Design sort_pipe, start of the top module:
module sort_pipe #(
parameter DATA_WIDTH='d8
)(
input 				          clk,
input 				          rst_n,
input 					      client_val,
input [(8*DATA_WIDTH)-1:0]    client_data,
output reg                    client_rdy,
input 				          sort_rdy,
output reg                    sort_val,
output reg [8*DATA_WIDTH-1:0]   sort_data
);
reg [DATA_WIDTH-1 : 0] D0;
reg [DATA_WIDTH-1 : 0] D1;
reg [DATA_WIDTH-1 : 0] D2;
reg [DATA_WIDTH-1 : 0] D3;
reg [DATA_WIDTH-1 : 0] D4;
reg [DATA_WIDTH-1 : 0] D5;
reg [DATA_WIDTH-1 : 0] D6;
reg [DATA_WIDTH-1 : 0] D7;
reg [DATA_WIDTH-1:0] P0_C0_MAX;
reg [DATA_WIDTH-1:0] P0_C0_MIN;
reg [DATA_WIDTH-1:0] P0_C1_MIN;
reg [DATA_WIDTH-1:0] P0_C1_MAX;
reg [DATA_WIDTH-1:0] P0_C2_MAX;
reg [DATA_WIDTH-1:0] P0_C2_MIN;
reg [DATA_WIDTH-1:0] P0_C3_MIN;
reg [DATA_WIDTH-1:0] P0_C3_MAX;
reg [DATA_WIDTH-1:0] P1_C0_MAX;
reg [DATA_WIDTH-1:0] P1_C0_MIN;
reg [DATA_WIDTH-1:0] P1_C1_MIN;
reg [DATA_WIDTH-1:0] P1_C1_MAX;
reg [DATA_WIDTH-1:0] P1_C2_MAX;
reg [DATA_WIDTH-1:0] P1_C2_MIN;
reg [DATA_WIDTH-1:0] P1_C3_MIN;
reg [DATA_WIDTH-1:0] P1_C3_MAX;
reg [DATA_WIDTH-1:0] P2_C0_MIN;
reg [DATA_WIDTH-1:0] P2_C0_MAX;
reg [DATA_WIDTH-1:0] P2_C1_MIN;
reg [DATA_WIDTH-1:0] P2_C1_MAX;
reg [DATA_WIDTH-1:0] P3_C0_MIN;
reg [DATA_WIDTH-1:0] P3_C0_MAX;
reg [DATA_WIDTH-1:0] P3_C1_MIN;
reg [DATA_WIDTH-1:0] P3_C1_MAX;
reg [DATA_WIDTH-1:0] P3_C2_MIN;
reg [DATA_WIDTH-1:0] P3_C2_MAX;
reg [DATA_WIDTH-1:0] P3_C3_MIN;
reg [DATA_WIDTH-1:0] P3_C3_MAX;
reg [DATA_WIDTH-1:0] P4_C0_MIN;
reg [DATA_WIDTH-1:0] P4_C0_MAX;
reg [DATA_WIDTH-1:0] P4_C1_MAX;
reg [DATA_WIDTH-1:0] P4_C1_MIN;
reg [DATA_WIDTH-1:0] P4_C2_MIN;
reg [DATA_WIDTH-1:0] P4_C2_MAX;
reg [DATA_WIDTH-1:0] P4_C3_MAX;
reg [DATA_WIDTH-1:0] P4_C3_MIN;
reg [DATA_WIDTH-1:0] P5_C0_MIN;
reg [DATA_WIDTH-1:0] P5_C0_MAX;
reg [DATA_WIDTH-1:0] P5_C1_MAX;
reg [DATA_WIDTH-1:0] P5_C1_MIN;
reg [DATA_WIDTH-1:0] P5_C2_MIN;
reg [DATA_WIDTH-1:0] P5_C2_MAX;
reg [DATA_WIDTH-1:0] P5_C3_MAX;
reg [DATA_WIDTH-1:0] P5_C3_MIN;
  ...
For scale: roughly 3,200 cells after synthesis, roughly 520 flip-flops, roughly 130 I/O pins, ~28,000 um2 of cells after synthesis.
clock: 1.97 ns
lec_check: 0
cap_margin: 20
cell_pad_in_sites_detail_placement: 0
cell_pad_in_sites_global_placement: 0
core_aspect_ratio: 1.28
core_margin: 2
core_utilization: 56
gpl_routability_driven: 1
max_routing_layer: met5
min_routing_layer: met1
place_density_lb_addon: 0.14
slew_margin: 20
run.sh (not shown) runs the stock make flow with config.mk's settings and CLKGATE_MAP_FILE=.
The first run reached the layout checks and failed them: setup timing.
Edit:
- CORE_UTILIZATION: 56 -> 72
- CTS_CLUSTER_SIZE: default -> 40
- PLACE_DENSITY: default -> 0.65
- PLACE_DENSITY_LB_ADDON: 0.14 -> default
=> The new run failed in global routing on GRT-0232; synthesized area stays the same; die size came out lower by 22%; synthesized cell count stays the same.
Edit:
- CELL_PAD_IN_SITES_DETAIL_PLACEMENT: 0 -> default
- CELL_PAD_IN_SITES_GLOBAL_PLACEMENT: 0 -> default
- CORE_ASPECT_RATIO: 1.28 -> default
- CORE_UTILIZATION: 72 -> 40
- CTS_CLUSTER_SIZE: 40 -> default
- GPL_ROUTABILITY_DRIVEN: 1 -> default
- MAX_ROUTING_LAYER: met5 -> default
- MIN_ROUTING_LAYER: met1 -> default
- PLACE_DENSITY: 0.65 -> 0.6
- clock period: 1.97 -> 2.5 ns (I/O delays scaled with it)
Outcome: The new run passed the timing, design-rule and antenna checks; die size rises by 78%; synthesized cell count is unchanged; area after synthesis does not change.
